// Runner2048
module Runner2048 (board_clk, VGA_R, VGA_G, VGA_B, hsync, vsync, clk, blank_n, rst, inputnums);
export LEC_CHECK = 0
export CAP_MARGIN = 20
export CORE_MARGIN = 2
export CORE_UTILIZATION = 61
export SETUP_SLACK_MARGIN = 2.39
export SLEW_MARGIN = 20
create_clock -name core_clock -period 8.69 [get_ports {board_clk}]
run.sh (not shown) runs the stock make flow with config.mk's settings and CLKGATE_MAP_FILE=.
Next try:
CORE_UTILIZATION = 66   (was 61)
SETUP_SLACK_MARGIN = -0.31   (was 2.39)
clock period = 4.49 ns   (was 8.69 ns; I/O delays follow)
=> With this change the flow completed and failed the layout checks on setup timing; cell area came out higher by 11%; worst hold slack gains 0.024 ns; core utilization is higher by 13 points; area after synthesis does not change; clock-buffer cell count falls by 2; die area went down by 7.5%; non-clock buffer count rose by 657; via count climbs by 9.4%; register-to-register slack got worse by 2.9 ns.
Next try:
CORE_UTILIZATION = 16   (was 66)
SETUP_SLACK_MARGIN = default   (was -0.31)
clock period = 25.1 ns   (was 4.49 ns; I/O delays follow)
Effect: The changed run finished clean; final cell count increases by 31%; via count decreases by about 12%; die area increases to 4.1 times its value; critical path depth decreases by 11; sequential cell count stays the same; final area decreases by 4.1%; first-iteration DRC count decreases by about 30%; synthesized area is unchanged.


Runner2048 again, from the RTL that the note above started with.
make LEC_CHECK=0 CAP_MARGIN=20 CORE_MARGIN=2 CORE_UTILIZATION=72 PLACE_DENSITY=0.95 SETUP_SLACK_MARGIN=-0.31 SLEW_MARGIN=40 finish   # period 4.49 ns
The baseline aborted during global routing (5_1_grt) (GRT-0116).
Then changed:
Settings changed: ABC_AREA set to 1, CTS_CLUSTER_SIZE set to 80, PLACE_DENSITY 0.95 to unset, SETUP_SLACK_MARGIN -0.31 to 1.6, SLEW_MARGIN 40 to 20.
Clock period 4.49 ns to 6.34 ns, I/O delays scaled along.
After rerunning: This time the run went through all stages and came out clean; synthesized cell count rises by a quarter to a third; die size rises by a few percent; synthesized area rises by a few percent.
Then changed:
Settings changed: CTS_CLUSTER_DIAMETER set to 397, CTS_CLUSTER_SIZE 80 to unset, PLACE_DENSITY set to 0.4, SETUP_SLACK_MARGIN 1.6 to 2.12.
Clock period 6.34 ns to 10.7 ns, I/O delays scaled along.
Result: Area after synthesis stays the same; design area went down slightly; critical path depth drops by 8; routed wire length decreases by a few percent; synthesized cell count does not change; final cell count fell slightly; worst hold slack stays flat.
Then changed:
Settings changed: ABC_AREA 1 to unset, CORE_UTILIZATION 72 to 65, CTS_CLUSTER_DIAMETER 397 to unset, PLACE_DENSITY 0.4 to unset, SETUP_SLACK_MARGIN 2.12 to 1.22.
Clock period 10.7 ns to 4.82 ns, I/O delays scaled along.
Outcome:
- The changed run completed without violations
- count of clock-buffer cells in the layout rose by 2
- setup slack degrades by 4.9 ns
- wire length rose by 2.6%
- flip-flop count does not change
Then changed:
Settings changed: CORE_UTILIZATION 65 to 70, SETUP_SLACK_MARGIN 1.22 to 1.6.
Clock period 4.82 ns to 6.34 ns, I/O delays scaled along.
- die size falls by a little under a tenth
- global-route usage went up by 1.0 points
- maximum frequency decreases by a few percent
- setup slack gets better by 1.2 ns
- hold slack degrades by 0.010 ns
- critical path depth fell by 2
- routed wire length went down by a few percent


Setup of alpha:
Starting RTL as in the previous note.
Design Runner2048, start of the top module:
module Runner2048 (board_clk, VGA_R, VGA_G, VGA_B, hsync, vsync, clk, blank_n, rst, inputnums);
export LEC_CHECK = 0
export CAP_MARGIN = 30
export CORE_ASPECT_RATIO = 1.33
export CORE_MARGIN = 2
export CORE_UTILIZATION = 27
export GPL_TIMING_DRIVEN = 1
export MAX_ROUTING_LAYER = met4
export MIN_ROUTING_LAYER = met2
export PLACE_DENSITY_LB_ADDON = 0.1
export SLEW_MARGIN = 20
create_clock -name core_clock -period 4.47 [get_ports {board_clk}]
The final report for alpha shows a completed flow and a layout that fails verification, specifically setup timing.
Input-level comparison between beta and alpha:
# alpha
export LEC_CHECK = 0
export CAP_MARGIN = 30
export CORE_ASPECT_RATIO = 1.33
export CORE_MARGIN = 2
export CORE_UTILIZATION = 27
export GPL_TIMING_DRIVEN = 1
export MAX_ROUTING_LAYER = met4
export MIN_ROUTING_LAYER = met2
export PLACE_DENSITY_LB_ADDON = 0.1
export SLEW_MARGIN = 20
create_clock -name core_clock -period 4.47 [get_ports {board_clk}]
# beta
export LEC_CHECK = 0
export CAP_MARGIN = 20
export CORE_MARGIN = 2
export CORE_UTILIZATION = 70
export CTS_CLUSTER_SIZE = 19
export SLEW_MARGIN = 20
create_clock -name core_clock -period 4.17 [get_ports {board_clk}]
--- outcome ---
Tool error GRT-0232 stopped beta during 5_1_grt; no final results.
The flow for alpha finished, though final verification flagged setup timing.
Relative to alpha, area of the chip has decreased by 61% in beta.
Total number of placement rows of beta falls short of that of alpha by more than a quarter.
Re share of the yosys chip area belonging to registers: no difference whatsoever between alpha and beta.
Sort alpha and beta by number of setup buffers added after CTS asc -> top: alpha
Number of cells produced by synthesis: alpha vs beta identical
Compared to alpha, beta has horizontal extent of the die 28% lower.
Delta (beta minus alpha): total clock buffers created by CTS decreased by about 15% relative to the old numbers, placeable core region decreased by 99000 sq um relative to the old numbers.
